==> flow/design.v (excerpt) <==
module apb_uart #(
    parameter SYSTEM_FREQUENCY = 50_000_000,
    parameter SAMPLING_RATE = 16
)(
    input pclk,  
    input preset_n,  
    input psel,
    input penable,
    input pwrite,
    input[11:0] paddr,
    input[3:0] pstrb,
    input[31:0] pwdata,
    output pready,
    output pslverr,
    output[31:0] prdata,
    output irq,
    output logic baud_o,
    output logic tick_rx, 
    input cts_n,
    input rx,
    output tx,
    output rts_n
);
    localparam logic [11:0] ADDR_TDR = 12'h000;
    localparam logic [11:0] ADDR_RDR = 12'h004;
    localparam logic [11:0] ADDR_LCR = 12'h008;
    localparam logic [11:0] ADDR_OCR = 12'h00C;
    localparam logic [11:0] ADDR_LSR = 12'h010;
    localparam logic [11:0] ADDR_FCR = 12'h014;
    localparam logic [11:0] ADDR_IER = 12'h018;
    localparam logic [11:0] ADDR_IIR = 12'h01C;
    localparam logic [11:0] ADDR_HCR = 12'h020;
    logic [31:0] tdr;
    logic [31:0] rdr;
    logic [31:0] lcr;
    logic [31:0] ocr;
    logic [31:0] lsr;
    logic [31:0] fcr;
    logic [31:0] ier;
    logic [31:0] iir;
    logic [31:0] hcr;
    logic [31:0] pwdata_d;
    logic psel_d;
    logic penable_d;
    logic pwrite_d;
    logic [11:0] paddr_d;
    logic [3:0] pstrb_d;
    always_ff @(posedge pclk or negedge preset_n) begin
        if(~preset_n) begin
             pwdata_d<= 0;
             psel_d <= 0;
             penable_d <= 0;
             pwrite_d <= 0;
             paddr_d <= 0;
             pstrb_d <= 0;
        end else begin
            pwdata_d <= pwdata;
            psel_d <= psel;
  ...
For scale: about 3800 cells after synthesis, roughly 810 flip-flops, about 0.034 mm^2 of cells after synthesis.
clock: 7.92 ns
lec_check: 0
abc_area: 1
cap_margin: 35
core_aspect_ratio: 0.9
core_margin: 2
core_utilization: 28
cts_cluster_diameter: 250
max_routing_layer: met5
place_density_lb_addon: 0.22
slew_margin: 15
run.sh (not shown) runs the stock make flow with config.mk's settings and CLKGATE_MAP_FILE=.
Rerun with:
ABC_AREA = default   (was 1)
CAP_MARGIN = 20   (was 35)
CORE_ASPECT_RATIO = default   (was 0.9)
CORE_UTILIZATION = 33   (was 28)
CTS_CLUSTER_DIAMETER = default   (was 250)
MAX_ROUTING_LAYER = default   (was met5)
PLACE_DENSITY_LB_ADDON = default   (was 0.22)
SLEW_MARGIN = 20   (was 15)
clock period = 27.7 ns   (was 7.92 ns; I/O delays follow)
What happened:
- cell area decreases by 4.4%
- via count went down by 11%
- area after synthesis shrinks by 2.1%
- worst setup slack is better by 16000 ps
- global-route usage increases by 0.59 points
- wire length drops by 13%
- non-clock buffer count went down by 13
- total power decreases by 73%
- cell count fell by 21%
- synthesized cell count decreases by 21%
- die area fell by 17%
Rerun with:
CORE_UTILIZATION = 71   (was 33)
CTS_CLUSTER_DIAMETER = 258   (was default)
clock period = 17.3 ns   (was 27.7 ns; I/O delays follow)
What happened:
- global-route usage came out higher by 18 points
- non-clock buffer count came out lower by 1
- sequential power rose by well over a third
- power increases by well over a third
- wire length drops by a few percent
- final area goes down by a few percent
Rerun with:
ABC_AREA = 1   (was default)
CTS_CLUSTER_SIZE = 15   (was default)
HOLD_SLACK_MARGIN = 0.29   (was default)
MAX_ROUTING_LAYER = met4   (was default)
clock period = 11.8 ns   (was 17.3 ns; I/O delays follow)
=> The new run completed without violations; area after synthesis is higher by 2.1%; core utilization is lower by 2.4 points; global-route usage is higher by 1.8 points; routed wire length is higher by about 7%; final cell count is higher by 21%; sequential cell count does not change; setup slack got worse by 5100 ps; count of clock-buffer cells in the layout is lower by 12; worst hold slack got worse by 30 ps; sequential share of layout area is higher by 0.33 points; die size is higher by 2.1%.
Rerun with:
CAP_MARGIN = 5   (was 20)
HOLD_SLACK_MARGIN = default   (was 0.29)
MAX_ROUTING_LAYER = default   (was met4)
clock period = 11.4 ns   (was 11.8 ns; I/O delays follow)
Effect: Via count is higher slightly; global-route usage fell by 0.43 points; non-clock buffer count came out lower by 3; wire length grows slightly; combinational power grows by a few percent; first-iteration DRC count goes up slightly; design area is about the same; synthesized cell count does not change; worst setup slack gains 92 ps; final cell count stays flat; area after synthesis is unchanged.
Rerun with:
ABC_AREA = default   (was 1)
CAP_MARGIN = 20   (was 5)
CORE_UTILIZATION = 14   (was 71)
CTS_CLUSTER_DIAMETER = default   (was 258)
CTS_CLUSTER_SIZE = default   (was 15)
clock period = 30.6 ns   (was 11.4 ns; I/O delays follow)
Effect:
- power is lower by 56%
- via count went down by 17%
- wire length fell by 0.63%
- first-iteration DRC count went down by 42%
- setup slack improves by 16000 ps
- final cell count goes up by 39%
- clock skew climbs by 12 ps
- area after synthesis falls by 2.1%
- worst hold slack gets better by 33 ps

---

apb_uart again, from the RTL that the note above started with.
==> flow/config.mk <==
export PLATFORM = sky130hd
export DESIGN_NAME = apb_uart
export DESIGN_NICKNAME = apb_uart
export VERILOG_FILES = /design/flow/design.v
export SDC_FILE = /design/flow/constraint.sdc
export NUM_CORES = 4
export LEC_CHECK = 0
export ABC_AREA = 1
export CAP_MARGIN = 20
export CELL_PAD_IN_SITES_DETAIL_PLACEMENT = 2
export CELL_PAD_IN_SITES_GLOBAL_PLACEMENT = 2
export CORE_ASPECT_RATIO = 1.01
export CORE_MARGIN = 3
export CORE_UTILIZATION = 33
export CTS_CLUSTER_SIZE = 55
export HOLD_SLACK_MARGIN = 0.14
export PLACE_DENSITY_LB_ADDON = 0.21
export SLEW_MARGIN = 40
export TNS_END_PERCENT = 35
==> flow/constraint.sdc <==
create_clock -name core_clock -period 6.23 [get_ports {pclk}]
set_input_delay 1.2460 -clock core_clock [delete_from_list [all_inputs] [get_ports {pclk}]]
set_output_delay 1.2460 -clock core_clock [all_outputs]
set_load 0.01 [all_outputs]
The starting point finished clean.
==> next run, changes <==
ABC_AREA = unset   (was 1)
CELL_PAD_IN_SITES_DETAIL_PLACEMENT = unset   (was 2)
CELL_PAD_IN_SITES_GLOBAL_PLACEMENT = unset   (was 2)
CORE_ASPECT_RATIO = unset   (was 1.01)
CORE_MARGIN = 2   (was 3)
CORE_UTILIZATION = 70   (was 33)
CTS_CLUSTER_SIZE = unset   (was 55)
HOLD_SLACK_MARGIN = unset   (was 0.14)
PLACE_DENSITY_LB_ADDON = unset   (was 0.21)
SETUP_SLACK_MARGIN = 0.85   (was unset)
SLEW_MARGIN = 20   (was 40)
TNS_END_PERCENT = unset   (was 35)
clock period = 3.44 ns   (was 6.23 ns; I/O delays follow)
Register-to-register slack loses 2.2 ns; die size came out lower by well over a third; count of clock-buffer cells in the layout falls by 44; wire length shrinks by a quarter to a third; setup slack is worse by 1.9 ns; final cell count goes down by a quarter to a third; via count came out lower by roughly a tenth; synthesized cell count went down by about a fifth; sequential power came out higher by well over a third; utilization climbs by 42 points.
==> next run, changes <==
CORE_UTILIZATION = 48   (was 70)
CTS_CLUSTER_SIZE = 98   (was unset)
SETUP_SLACK_MARGIN = unset   (was 0.85)
clock period = 12.0 ns   (was 3.44 ns; I/O delays follow)
=> Worst setup slack improved by 6.6 ns. Area after synthesis stays the same. Global-route usage went down by 11 points. Final area went down by 0.64%. Clock-buffer cell count went up by 14. Routed wire length went down by 2.3%. First-iteration DRC count went down by 19%.
==> next run, changes <==
ABC_AREA = 1   (was unset)
CORE_UTILIZATION = 72   (was 48)
CTS_CLUSTER_SIZE = unset   (was 98)
clock period = 5.42 ns   (was 12.0 ns; I/O delays follow)
The new run finished clean. Die size falls by 31%. Clock skew rises by 0.0043 ns. First-iteration DRC count rises by 52%. Utilization rises by 26 points. Via count rises by about 19%. Non-clock buffer count falls by 11. Synthesized area rises by 2.1%.
==> next run, changes <==
CTS_CLUSTER_DIAMETER = 374   (was unset)
CTS_CLUSTER_SIZE = 10   (was unset)
SETUP_SLACK_MARGIN = 1.0   (was unset)
clock period = 3.37 ns   (was 5.42 ns; I/O delays follow)
=> The changed run passed the timing, DRC and antenna checks. Final cell count grows slightly. Design area grows slightly. Combinational power grows by well over a third.

---

apb_uart again, from the RTL that the note above started with.
clock: 3.37 ns
lec_check: 0
abc_area: 1
cap_margin: 20
core_aspect_ratio: 0.7
core_margin: 2
core_utilization: 72
cts_cluster_diameter: 377
cts_cluster_size: 10
hold_slack_margin: 0.18
place_density_lb_addon: 0.12
setup_slack_margin: 0.99
slew_margin: 20
The baseline passed the timing, DRC and antenna checks.
Next try:
==> flow/config.mk (replaced) <==
export PLATFORM = sky130hd
export DESIGN_NAME = apb_uart
export DESIGN_NICKNAME = apb_uart
export VERILOG_FILES = /design/flow/design.v
export SDC_FILE = /design/flow/constraint.sdc
export NUM_CORES = 4
export LEC_CHECK = 0
export ABC_AREA = 1
export CAP_MARGIN = 20
export CORE_ASPECT_RATIO = 0.72
export CORE_MARGIN = 2
export CORE_UTILIZATION = 72
export CTS_CLUSTER_DIAMETER = 374
export CTS_CLUSTER_SIZE = 10
export HOLD_SLACK_MARGIN = 0.29
export PLACE_DENSITY_LB_ADDON = 0.14
export SETUP_SLACK_MARGIN = 1.0
export SLEW_MARGIN = 20
The new run went through all stages and came out clean.
Combinational power is higher by about 4%.
Cell area is higher by 0.43%.
Fmax is lower by 6.1%.
Sequential share of layout area is lower by 0.18 points.
Non-clock buffer count is higher by 9.
First-iteration DRC count is lower by 7.7%.
Synthesized cell count is unchanged.
Worst setup slack got worse by 0.16 ns.
Area after synthesis is unchanged.
Sequential power stays flat.
Next try:
==> flow/config.mk (replaced) <==
export PLATFORM = sky130hd
export DESIGN_NAME = apb_uart
export DESIGN_NICKNAME = apb_uart
export VERILOG_FILES = /design/flow/design.v
export SDC_FILE = /design/flow/constraint.sdc
export NUM_CORES = 4
export LEC_CHECK = 0
export CAP_MARGIN = 20
export CORE_MARGIN = 2
export CORE_UTILIZATION = 70
export CTS_CLUSTER_DIAMETER = 374
export CTS_CLUSTER_SIZE = 10
export SETUP_SLACK_MARGIN = 0.66
export SLEW_MARGIN = 20
Global-route usage fell by 2.7 points.
Setup slack gets worse by 0.10 ns.
Total power barely changes.
Next try:
--- a/flow/config.mk
+++ b/flow/config.mk
@@ -8,7 +8,7 @@
 export CAP_MARGIN = 20
 export CORE_MARGIN = 2
-export CORE_UTILIZATION = 70
-export CTS_CLUSTER_DIAMETER = 374
-export CTS_CLUSTER_SIZE = 10
-export SETUP_SLACK_MARGIN = 0.66
+export CORE_UTILIZATION = 72
+export CTS_CLUSTER_SIZE = 50
+export PLACE_DENSITY_LB_ADDON = 0.0
+export SETUP_SLACK_MARGIN = 0.99
 export SLEW_MARGIN = 20
After rerunning: Via count came out higher by a few percent. Worst setup slack is better by 0.18 ns. Non-clock buffer count is higher by 41. Core utilization came out higher by 4.3 points. Clock-buffer cell count falls by 24.

---

north:
apb_uart again, from the RTL that the note above started with.
Settings: LEC_CHECK=0, CAP_MARGIN=20, CORE_MARGIN=2, CORE_UTILIZATION=20, CTS_CLUSTER_SIZE=44, GPL_ROUTABILITY_DRIVEN=0, MAX_ROUTING_LAYER=met5, PLACE_DENSITY_LB_ADDON=0.15, SLEW_MARGIN=20, TNS_END_PERCENT=45; clock period 10.6 ns.
north | stages: all done | timing, DRC, antenna: all pass
#### Input delta (south over north)
- MAX_ROUTING_LAYER: met5 -> unset
- CORE_UTILIZATION: 20 -> 61
- CTS_CLUSTER_SIZE: 44 -> unset
- PLACE_DENSITY_LB_ADDON: 0.15 -> unset
- GPL_ROUTABILITY_DRIVEN: 0 -> unset
- TNS_END_PERCENT: 45 -> unset
- the clock period (ns, I/O delays scaled along): 10.6 -> 6.1
Results
- Per the comparison of south with north, layout overhead on the synthesized area shrank by 7.1 points, area of placed instances now smaller, area of all placed cells without fillers went down about 6%.
- Compared with north, in south number of standard cells in the layout, taps in and fillers out decreased 29%, routed wire length decreased 22 mm, largest voltage drop on the vdd net increased 170 µV.
- No run among north and south stopped early or left any final violation; all are clean.
- north reports its master of the slowest instance on the critical path as inv_8 while south reports and4b_2.
The following lists how east was set up differently from south:
- changing CORE_UTILIZATION from 61 to 40
- setting SETUP_SLACK_MARGIN to 0.77 for the first time
- changing the clock period (ns, I/O delays scaled along) from 6.1 to 6.06
==> results <==
- east completed; timing, DRC and antenna clean
- east can be clocked slower than south.
- Post-layout minimum cycle time deteriorates in east relative to south.
- The wire length of the first global-routing pass reported for east is greater than that of south by about 3.7%.
- Wire: east routes more than south
- east against south: total power +0.00038 W, non-clock buffer count increased by 9 relative to the old numbers, first-iteration DRC count lost 80.
- east: global-route usage is 9.2 points lower than what south reported.
- On east: signed area change from the synthesized netlist to the final layout is 2.2 points higher than what south gave.
The following lists how west was set up differently from east:
- swapping 2 for 7 in CORE_MARGIN
- swapping 0.77 for 3.31 in SETUP_SLACK_MARGIN
- swapping 6.06 for 20.0 in the clock period (ns, I/O delays scaled along)
- west against east: cell area after layout down about 0.46%, power per standard cell area down 210 mW/mm², share of the clock period used by the worst path after layout down 28 points, count of sequential standard cells flat, sequential share of layout area up 0.23 points.
## Diff of input files: middle against west
- CAP_MARGIN now 5, was 20
- CELL_PAD_IN_SITES_DETAIL_PLACEMENT now 2, previously not set
- CTS_CLUSTER_SIZE now 10, previously not set
- ABC_AREA now 1, previously not set
- GPL_TIMING_DRIVEN now 1, previously not set
- SETUP_SLACK_MARGIN now 5.0, was 3.31
- CORE_ASPECT_RATIO now 1.74, previously not set
- CORE_UTILIZATION now 43, was 40
- CORE_MARGIN now 2, was 7
==> results <==
- middle vs west — final cell area excluding filler cells climbed slightly
- Compare middle and west | via count of the first global-routing pass higher: middle
- Comparing middle and west, the lower violation count after the first detailed-routing iteration is on west.
- Compared with west, middle shows a met1 routed wirelength after detailed routing that is about 60% higher.
- Looking at shortest clock period the worst path allows after layout, middle sits above west.
- In middle relative to west, number of clock-tree buffers in the layout had gone up by more than a quarter.

---

## run 2
Starting RTL as in the previous note.
==> flow/config.mk <==
export PLATFORM = sky130hd
export DESIGN_NAME = apb_uart
export DESIGN_NICKNAME = apb_uart
export VERILOG_FILES = /design/flow/design.v
export SDC_FILE = /design/flow/constraint.sdc
export NUM_CORES = 4
export LEC_CHECK = 0
export CAP_MARGIN = 20
export CELL_PAD_IN_SITES_DETAIL_PLACEMENT = 1
export CELL_PAD_IN_SITES_GLOBAL_PLACEMENT = 3
export CORE_MARGIN = 7
export CORE_UTILIZATION = 64
export CTS_CLUSTER_SIZE = 18
export GPL_ROUTABILITY_DRIVEN = 0
export MIN_ROUTING_LAYER = met2
export SETUP_SLACK_MARGIN = 5.0
export SLEW_MARGIN = 25
==> flow/constraint.sdc <==
create_clock -name core_clock -period 20.0 [get_ports {pclk}]
set_input_delay 4.0000 -clock core_clock [delete_from_list [all_inputs] [get_ports {pclk}]]
set_output_delay 4.0000 -clock core_clock [all_outputs]
set_load 0.01 [all_outputs]
Run 2 failed in global placement without I/O (3_1_place_gp_skip_io) with GPL-0301.
Setup changes, run 2 to run 5
- SLEW_MARGIN: 25 -> 20
- ABC_AREA: unset -> 1
Flow for run 5 halted at global placement without I/O (3_1_place_gp_skip_io), error code GPL-0301. Diff run 2 -> run 5: simple-gate portion of the synthesized area now sits higher; multiplexer fraction of the synthesized cell area now sits lower; chip area from the yosys synthesis statistics now sits higher; area after synthesis now sits higher; area fraction in compound gates after synthesis now sits higher. Summary of run 5 over run 2: share of the yosys chip area belonging to registers -1.2 points, synthesized-area fraction occupied by adder cells now sits at about the same level, die size higher, synthesized cell count now larger.

---

Starting RTL as in the previous note.
Design apb_uart, start of the top module:
module apb_uart #(
    parameter SYSTEM_FREQUENCY = 50_000_000,
    parameter SAMPLING_RATE = 16
)(
    input pclk,  
    input preset_n,  
    input psel,
    input penable,
    input pwrite,
    input[11:0] paddr,
    input[3:0] pstrb,
    input[31:0] pwdata,
    output pready,
    output pslverr,
    output[31:0] prdata,
    output irq,
    output logic baud_o,
    output logic tick_rx, 
    input cts_n,
    input rx,
    output tx,
    output rts_n
);
    localparam logic [11:0] ADDR_TDR = 12'h000;
    localparam logic [11:0] ADDR_RDR = 12'h004;
    localparam logic [11:0] ADDR_LCR = 12'h008;
    localparam logic [11:0] ADDR_OCR = 12'h00C;
    localparam logic [11:0] ADDR_LSR = 12'h010;
    localparam logic [11:0] ADDR_FCR = 12'h014;
    localparam logic [11:0] ADDR_IER = 12'h018;
    localparam logic [11:0] ADDR_IIR = 12'h01C;
    localparam logic [11:0] ADDR_HCR = 12'h020;
    logic [31:0] tdr;
    logic [31:0] rdr;
    logic [31:0] lcr;
    logic [31:0] ocr;
    logic [31:0] lsr;
    logic [31:0] fcr;
    logic [31:0] ier;
    logic [31:0] iir;
    logic [31:0] hcr;
    logic [31:0] pwdata_d;
    logic psel_d;
    logic penable_d;
    logic pwrite_d;
    logic [11:0] paddr_d;
    logic [3:0] pstrb_d;
    always_ff @(posedge pclk or negedge preset_n) begin
  ...
export LEC_CHECK = 0
export ABC_AREA = 1
export CAP_MARGIN = 20
export CORE_MARGIN = 2
export CORE_UTILIZATION = 71
export CTS_CLUSTER_DIAMETER = 258
export CTS_CLUSTER_SIZE = 15
export HOLD_SLACK_MARGIN = 0.29
export MAX_ROUTING_LAYER = met4
export PLACE_DENSITY = 0.61
export SLEW_MARGIN = 20
create_clock -name core_clock -period 11.2 [get_ports {pclk}]
The first run completed with no timing, DRC or antenna violations.
Rerun with:
Settings changed: ABC_AREA 1 to default, CORE_UTILIZATION 71 to 68, CTS_CLUSTER_DIAMETER 258 to default, CTS_CLUSTER_SIZE 15 to 50, HOLD_SLACK_MARGIN 0.29 to default, MAX_ROUTING_LAYER met4 to default, PLACE_DENSITY 0.61 to default.
Clock period 11.2 ns to 3.62 ns, I/O delays scaled along.
What happened: The new run completed with no timing, DRC or antenna violations; final area went up by 1.4%; worst setup slack gets worse by 5.4 ns; area after synthesis came out lower by 2.1%.
Rerun with:
Settings changed: CORE_UTILIZATION 68 to 57, CTS_CLUSTER_SIZE 50 to default.
Clock period 3.62 ns to 6.06 ns, I/O delays scaled along.
Result: Flip-flop count is unchanged. Via count went down by about 1.8%. Clock-buffer cell count shrinks by 18. Power falls by 39%. Cell count climbs by about 3.3%. Wire length is higher by about 1.5%.
Rerun with:
Settings changed: CORE_UTILIZATION 57 to 58, CTS_CLUSTER_SIZE from default to 60, MIN_ROUTING_LAYER from default to met2.
Clock period 6.06 ns to 20.0 ns, I/O delays scaled along.
After rerunning: The new run went through all stages and came out clean; via count came out higher by about 36%; area after synthesis does not change; power goes down by about 70%; hold slack improved by 0.031 ns; synthesized cell count does not change; final cell count is about the same; sequential power decreases by 70%; utilization grows by 1.5 points; first-iteration DRC count increases to 3.2 times its value.
No activity file was given, so power comes from the tool's default toggle rates.
